==> inputs of exp/juniper <==
==> flow/design.v <==
module matrix_mul(
    input wire clk,
    input wire reset,
    input wire start,
    input wire [8:0][7:0] matrix_a,
    input wire [8:0][7:0] matrix_b,
    output reg [8:0][15:0] result,
    output reg done
);
reg [3:0] state;
reg [3:0] i, j, k;
reg [15:0] sum;
localparam IDLE = 4'd0, MULTIPLY = 4'd1, DONE = 4'd2;
always @(posedge clk or posedge reset) begin
    if (reset) begin
        state <= IDLE;
        done <= 0;
        i <= 0;
        j <= 0;
        k <= 0;
        sum <= 0;
    end else begin
        case (state)
            IDLE: begin
                if (start) begin
                    state <= MULTIPLY;
                    i <= 0;
                    j <= 0;
                    k <= 0;
                    sum <= 0;
                    done <= 0;
                end
            end
            MULTIPLY: begin
                if (k == 3) begin
                    result[i*3 + j] <= sum;
                    sum <= 0;
                    k <= 0;
                    if (j == 2) begin
                        j <= 0;
                        if (i == 2) begin
                            state <= DONE;
                        end else begin
                            i <= i + 1;
                        end
                    end else begin
                        j <= j + 1;
                    end
                end else begin
                    sum <= sum + matrix_a[i*3 + k] * matrix_b[k*3 + j];
                    k <= k + 1;
                end
            end
            DONE: begin
                done <= 1;
                state <= IDLE;
            end
        endcase
    end
end
endmodule
==> flow/run.sh <==
#!/bin/bash
# the make line also repeats each setting of config.mk as NAME=value (left out here)
make -C /OpenROAD-flow-scripts/flow DESIGN_CONFIG=/design/flow/config.mk WORK_HOME=/design/flow/orfs CLKGATE_MAP_FILE= finish
==> flow/config.mk <==
export PLATFORM = sky130hd
export DESIGN_NAME = matrix_mul
export DESIGN_NICKNAME = matrix_mul
export VERILOG_FILES = /design/flow/design.v
export SDC_FILE = /design/flow/constraint.sdc
export NUM_CORES = 4
export LEC_CHECK = 0
export CAP_MARGIN = 20
export CORE_MARGIN = 2
export CORE_UTILIZATION = 60
export CTS_CLUSTER_DIAMETER = 29
export CTS_CLUSTER_SIZE = 90
export PLACE_DENSITY = 0.6
export SETUP_SLACK_MARGIN = 1.26
export SLEW_MARGIN = 20
export TNS_END_PERCENT = 5
==> flow/constraint.sdc <==
create_clock -name core_clock -period 4.39 [get_ports {clk}]
set_input_delay 0.8780 -clock core_clock [delete_from_list [all_inputs] [get_ports {clk}]]
set_output_delay 0.8780 -clock core_clock [all_outputs]
set_load 0.01 [all_outputs]
==> exp/sierra: changes against exp/juniper <==
Settings changed: CORE_UTILIZATION 60 to 37, CTS_CLUSTER_DIAMETER 29 to not set, CTS_CLUSTER_SIZE 90 to not set, SETUP_SLACK_MARGIN 1.26 to not set, TNS_END_PERCENT 5 to not set.
==> flow/constraint.sdc (replaced) <==
create_clock -name core_clock -period 7.91 [get_ports {clk}]
set_input_delay 1.5820 -clock core_clock [delete_from_list [all_inputs] [get_ports {clk}]]
set_output_delay 1.5820 -clock core_clock [all_outputs]
set_load 0.01 [all_outputs]
==> qor.csv <==
metric,value,unit
grtUsageMet3,6.41,%
so.violations,negative setup slack,
grt_max_degree,145,
worst-r2r-cell-count,26,
fin_ws,-2.46,ns
status,"complete, but fails checks",
setup_viol,46,
chipArea,21500,um^2
The numbers above come from exp/juniper.

==> qor.csv <==
metric,value,unit
setup_viol,0,
worst_clock_skew,0.0134,ns
grt_max_degree,138,
grt-busiest-layer,met2,
chipArea,34500,um^2
status,no timing/DRC/antenna violations,
worst-r2r-cell-count,23,
fin_ws,0.470,ns
The numbers above come from exp/sierra.


========
==> inputs of v18 <==
RTL: the design.v shown in full above, as it stands there.
export LEC_CHECK = 0
export CAP_MARGIN = 20
export CELL_PAD_IN_SITES_GLOBAL_PLACEMENT = 2
export CORE_MARGIN = 8
export CORE_UTILIZATION = 40
export CTS_CLUSTER_DIAMETER = 31
export SETUP_SLACK_MARGIN = 2.41
export SLEW_MARGIN = 15
create_clock -name core_clock -period 10.0 [get_ports {clk}]
run.sh (not shown) runs the stock make flow with config.mk's settings and CLKGATE_MAP_FILE=.
==> v39: changes against v18 <==
Settings changed: ABC_AREA set to 1, CAP_MARGIN 20 to 0, CELL_PAD_IN_SITES_GLOBAL_PLACEMENT 2 to not set, CORE_ASPECT_RATIO set to 0.51, CORE_MARGIN 8 to 2, CORE_UTILIZATION 40 to 55, CTS_CLUSTER_DIAMETER 31 to 376, CTS_CLUSTER_SIZE set to 90, HOLD_SLACK_MARGIN set to -0.07, SETUP_SLACK_MARGIN 2.41 to not set, SLEW_MARGIN 15 to 5, TNS_END_PERCENT set to 15.
==> v10: changes against v18 <==
Settings changed: CELL_PAD_IN_SITES_GLOBAL_PLACEMENT 2 to not set, CORE_MARGIN 8 to 2, CORE_UTILIZATION 40 to 66, CTS_CLUSTER_DIAMETER 31 to 233, SETUP_SLACK_MARGIN 2.41 to not set, SLEW_MARGIN 15 to 20.
==> flow/constraint.sdc (replaced) <==
create_clock -name core_clock -period 6.67 [get_ports {clk}]
set_input_delay 1.3340 -clock core_clock [delete_from_list [all_inputs] [get_ports {clk}]]
set_output_delay 1.3340 -clock core_clock [all_outputs]
set_load 0.01 [all_outputs]
==> summary of the runs <==
v10 failed in 5_1_grt, error GRT-0232. v18 finished with timing, DRC and antenna clean. v39 passed the timing, DRC and antenna checks.
Of v18 and v39, v39 has the higher final area (gap 0.60%, measured against v39).
Between v18 and v39, the lower clock skew is in v18 (gap 0.0018 ns).
Against v18, the count of clock-buffer cells in the layout of v39 is lower by 5.
Routed wire length: v18 is smaller than v39 (10%).
Of v39 and v18, v18 has the higher die area (gap about 33%, measured against v18).
Against v18, the core utilization of v39 is higher by 19 points.
==> figures <==
Class of the most critical setup path: v18 in -> reg; v10 -; v39 reg -> reg
Number of iterations in the first detailed-routing pass: v18 4; v10 -; v39 6
WP data required: v18 10.31 ns; v10 -; v39 10.28 ns
Result of the run: v18 no timing/DRC/antenna violations; v10 did not finish; v39 no timing/DRC/antenna violations
Stage where the flow stopped: v18 -; v10 5_1_grt; v39 -
Largest cell class by area: v18 multi-input combinational cells; v10 -; v39 multi-input combinational cells
Avg Cell Area, Syn: v18 12.67 sq um; v10 12.67 sq um; v39 8.778 sq um
Number of cells on the worst reg-to-reg path: v18 26; v10 -; v39 23
Final Worst Setup Slack: v18 2.699 ns; v10 -; v39 2.467 ns
Final setup violating endpoints: v18 0; v10 -; v39 0
Met3 wire length: v18 2.251 mm; v10 -; v39 3.290 mm
Worst setup path start: v18 matrix_b[0]; v10 -; v39 i[0]
Highest fanout seen on the critical path: v18 7; v10 -; v39 33
Inverters excl. clock: v18 96; v10 -; v39 162
Cell Count, Final, Fillers Out: v18 1,647; v10 -; v39 2,029
Number of nets in the finished design: v18 1,503; v10 -; v39 1,973

========
==> try-pepper: inputs <==
Starts from the design.v that is shown in full above.
Settings: LEC_CHECK=0, CAP_MARGIN=20, CELL_PAD_IN_SITES_GLOBAL_PLACEMENT=0, CORE_ASPECT_RATIO=0.86, CORE_MARGIN=2, CORE_UTILIZATION=61, GPL_TIMING_DRIVEN=1, MAX_ROUTING_LAYER=met4, SLEW_MARGIN=20, TNS_END_PERCENT=5; clock period 4.67 ns.
==> try-lagoon: changes against try-pepper <==
CELL_PAD_IN_SITES_GLOBAL_PLACEMENT = default   (was 0)
CORE_ASPECT_RATIO = default   (was 0.86)
CORE_UTILIZATION = 59   (was 61)
GPL_TIMING_DRIVEN = default   (was 1)
HOLD_SLACK_MARGIN = 0.3   (was default)
MAX_ROUTING_LAYER = default   (was met4)
SETUP_SLACK_MARGIN = -0.35   (was default)
TNS_END_PERCENT = default   (was 5)
==> flow/constraint.sdc (replaced) <==
create_clock -name core_clock -period 4.39 [get_ports {clk}]
set_input_delay 0.8780 -clock core_clock [delete_from_list [all_inputs] [get_ports {clk}]]
set_output_delay 0.8780 -clock core_clock [all_outputs]
set_load 0.01 [all_outputs]
==> results.sh <==
# flow metrics
export IMPL_status="failed layout checks"
export IMPL_violatedChecks="setup timing"
export IMPL_setup_violations=13
export IMPL_skew_ns=0.0179
export IMPL_layout_setup_ws_ns=-2.26
export IMPL_fp_dieW_um=157
That was try-pepper.
==> results.sh <==
# flow metrics
export IMPL_violatedChecks="setup timing"
export IMPL_setup_violations=14
export IMPL_fp_dieW_um=148
export IMPL_skew_ns=0.0200
export IMPL_layout_setup_ws_ns=-2.26
export IMPL_status="failed layout checks"
That was try-lagoon.

========
==> trial 60: inputs <==
Starts from the design.v that is shown in full above.
export LEC_CHECK = 0
export CAP_MARGIN = 20
export CELL_PAD_IN_SITES_GLOBAL_PLACEMENT = 0
export CORE_ASPECT_RATIO = 0.5
export CORE_MARGIN = 2
export CORE_UTILIZATION = 45
export CTS_CLUSTER_DIAMETER = 336
export CTS_CLUSTER_SIZE = 71
export GPL_TIMING_DRIVEN = 1
export MAX_ROUTING_LAYER = met5
export PLACE_DENSITY = 0.41
export SLEW_MARGIN = 20
export TNS_END_PERCENT = 5
create_clock -name core_clock -period 4.44 [get_ports {clk}]
==> inputs of trial 91, as changes to trial 60 <==
--- a/flow/config.mk
+++ b/flow/config.mk
@@ -11,8 +11,7 @@
 export CORE_MARGIN = 2
-export CORE_UTILIZATION = 45
-export CTS_CLUSTER_DIAMETER = 336
-export CTS_CLUSTER_SIZE = 71
+export CORE_UTILIZATION = 61
 export GPL_TIMING_DRIVEN = 1
 export MAX_ROUTING_LAYER = met5
-export PLACE_DENSITY = 0.41
+export PLACE_DENSITY = 0.56
+export SETUP_SLACK_MARGIN = -0.34
 export SLEW_MARGIN = 20
==> flow/constraint.sdc (replaced) <==
create_clock -name core_clock -period 4.39 [get_ports {clk}]
set_input_delay 0.8780 -clock core_clock [delete_from_list [all_inputs] [get_ports {clk}]]
set_output_delay 0.8780 -clock core_clock [all_outputs]
set_load 0.01 [all_outputs]
==> flow_summary.yaml <==
# synthesis and place-and-route metrics
final_timing:
  setup_viol: 153
  finalWorstSetupSlack_ns: -2.90
  worst_hold_slack_ns: 0.552
detailed_routing:
  met2_length_mm: 23.8
  drt_iter0_drc: 1955
outcome:
  so_faults: "setup timing"
  status: "failed layout checks"
worst_setup_path:
  r2r_slack_ns: -2.90
final_layout:
  clkbuf_count: 17
  design_area_um2: 17900
floorplan:
  num_rows: 36
  core_um2: 19500
[end of results for trial 91]
==> flow_summary.yaml <==
# synthesis and place-and-route metrics
final_layout:
  design_area_um2: 17700
  clkbuf_count: 21
detailed_routing:
  met2_length_mm: 16.7
  drt_iter0_drc: 400
final_timing:
  setup_viol: 14
  finalWorstSetupSlack_ns: -2.10
  worst_hold_slack_ns: 0.507
outcome:
  status: "failed layout checks"
  so_faults: "setup timing"
floorplan:
  num_rows: 42
[end of results for trial 60]

========
==> inputs of job 1487 <==
// matrix_mul: RTL as listed in full above, without the edits since
clock: 10.0 ns
lec_check: 0
cap_margin: 20
core_margin: 2
core_utilization: 40
setup_slack_margin: 2.41
slew_margin: 15
==> job 7792 (differences from job 1487) <==
Settings changed: CORE_UTILIZATION 40 to 57, CTS_CLUSTER_DIAMETER from default to 241, CTS_CLUSTER_SIZE from default to 98, PLACE_DENSITY from default to 0.6, SETUP_SLACK_MARGIN 2.41 to default, SLEW_MARGIN 15 to 20.
==> flow/constraint.sdc (replaced) <==
create_clock -name core_clock -period 4.39 [get_ports {clk}]
set_input_delay 0.8780 -clock core_clock [delete_from_list [all_inputs] [get_ports {clk}]]
set_output_delay 0.8780 -clock core_clock [all_outputs]
set_load 0.01 [all_outputs]
==> job 625 (differences from job 1487) <==
Settings changed: CAP_MARGIN 20 to 25, CORE_ASPECT_RATIO from default to 0.5, CORE_UTILIZATION 40 to 55, CTS_CLUSTER_DIAMETER from default to 376, CTS_CLUSTER_SIZE from default to 80, HOLD_SLACK_MARGIN from default to -0.07, PLACE_DENSITY from default to 0.4, SETUP_SLACK_MARGIN 2.41 to 1.97, SLEW_MARGIN 15 to 5, TNS_END_PERCENT from default to 15.
==> job 6653 (differences from job 1487) <==
Settings changed: CAP_MARGIN 20 to 10, CELL_PAD_IN_SITES_GLOBAL_PLACEMENT from default to 0, CORE_MARGIN 2 to 8, CORE_UTILIZATION 40 to 71, CTS_CLUSTER_DIAMETER from default to 31, SETUP_SLACK_MARGIN 2.41 to 1.51, TNS_END_PERCENT from default to 65.
==> impl_metrics.tcl <==
# yosys + openroad results
set metrics [dict create \
    status "no timing/DRC/antenna violations" \
    avgRoutedWirePerCell_um 20.1 \
    cts-resized-gates 0 \
    timing.critical_path.to "sum[14]" \
    grt_antenna_before_repair 1 \
]
The numbers above come from job 625.

==> impl_metrics.tcl <==
# yosys + openroad results
set metrics [dict create \
    cts-resized-gates 0 \
    avgRoutedWirePerCell_um 31.4 \
    timing.critical_path.to "sum[15]" \
    status "no timing/DRC/antenna violations" \
    grt_antenna_before_repair 0 \
]
The numbers above come from job 6653.

==> impl_metrics.tcl <==
# yosys + openroad results
set metrics [dict create \
    fillerInstances 1074 \
    timing.critical_path.to "sum[14]" \
    avgRoutedWirePerCell_um 21.8 \
    failed_checks "setup timing" \
    status "complete, but fails checks" \
    setup_ws_ns -2.26 \
    cts-resized-gates 39 \
    timing.final.setup_violations 68 \
]
The numbers above come from job 7792.

==> impl_metrics.tcl <==
# yosys + openroad results
set metrics [dict create \
    avgRoutedWirePerCell_um 19.6 \
    grt_antenna_before_repair 0 \
    status "no timing/DRC/antenna violations" \
    timing.critical_path.to "sum[14]" \
]
The numbers above come from job 1487.


========
==> job 1906: inputs <==
Starts from the design.v that is shown in full above.
Settings: LEC_CHECK=0, ABC_AREA=1, CAP_MARGIN=20, CORE_ASPECT_RATIO=0.69, CORE_MARGIN=2, CORE_UTILIZATION=72, CTS_CLUSTER_DIAMETER=393, CTS_CLUSTER_SIZE=98, PLACE_DENSITY=0.6, SLEW_MARGIN=20; clock period 6.9 ns.
==> job 6392 (differences from job 1906) <==
- ABC_AREA: 1 -> unset
- CAP_MARGIN: 20 -> 25
- CORE_ASPECT_RATIO: 0.69 -> unset
- CORE_UTILIZATION: 72 -> 49
- CTS_CLUSTER_DIAMETER: 393 -> 376
- HOLD_SLACK_MARGIN: unset -> -0.07
- PLACE_DENSITY: 0.6 -> unset
- SLEW_MARGIN: 20 -> 5
==> flow/constraint.sdc (replaced) <==
create_clock -name core_clock -period 10.0 [get_ports {clk}]
set_input_delay 2.0000 -clock core_clock [delete_from_list [all_inputs] [get_ports {clk}]]
set_output_delay 2.0000 -clock core_clock [all_outputs]
set_load 0.01 [all_outputs]
==> comparison <==
Job 6392 completed with no timing, DRC or antenna violations. Job 1906 failed in global routing (5_1_grt) with GRT-0232. Against job 6392, the die area of job 1906 is smaller by about 28%. Between job 6392 and job 1906, the lower area after synthesis is in job 6392 (gap 4.2%, measured against job 1906). Of job 1906 and job 6392, job 1906 has the higher synthesized cell count (gap about 50%, measured against job 6392).

========
==> inputs of xenon <==
RTL: the design.v shown in full above, as it stands there.
Settings: LEC_CHECK=0, CAP_MARGIN=20, CORE_MARGIN=2, CORE_UTILIZATION=66, CTS_CLUSTER_DIAMETER=231, SLEW_MARGIN=20; clock period 6.3 ns.
==> delta: changes against xenon <==
Settings changed: CORE_UTILIZATION 66 to 59, CTS_CLUSTER_DIAMETER 231 to not set, SETUP_SLACK_MARGIN set to -0.35, TNS_END_PERCENT set to 5.
==> flow/constraint.sdc (replaced) <==
create_clock -name core_clock -period 4.39 [get_ports {clk}]
set_input_delay 0.8780 -clock core_clock [delete_from_list [all_inputs] [get_ports {clk}]]
set_output_delay 0.8780 -clock core_clock [all_outputs]
set_load 0.01 [all_outputs]
==> onyx: changes against xenon <==
Settings changed: CAP_MARGIN 20 to 25, CORE_ASPECT_RATIO set to 0.51, CORE_UTILIZATION 66 to 55, CTS_CLUSTER_DIAMETER 231 to 376, CTS_CLUSTER_SIZE set to 98, HOLD_SLACK_MARGIN set to -0.07, SLEW_MARGIN 20 to 5, TNS_END_PERCENT set to 15.
==> flow/constraint.sdc (replaced) <==
create_clock -name core_clock -period 10.0 [get_ports {clk}]
set_input_delay 2.0000 -clock core_clock [delete_from_list [all_inputs] [get_ports {clk}]]
set_output_delay 2.0000 -clock core_clock [all_outputs]
set_load 0.01 [all_outputs]
==> comparison <==
Against delta, the setup slack of onyx is higher by 4.4 ns. Between delta and onyx, the lower via count is in onyx (gap 12%, measured against onyx). Of delta and onyx, delta has the higher core utilization (gap 12 points). In synthesized cell count, xenon and onyx do not differ. First-iteration DRC count is about the same in delta and onyx. xenon never finished: it broke off in 5_1_grt, error GRT-0232. delta completed, yet does not pass: negative setup slack. onyx finished clean. Between onyx and delta, the lower hold slack is in onyx (gap 0.0084 ns). Final area: onyx is lower than delta (about 9%).
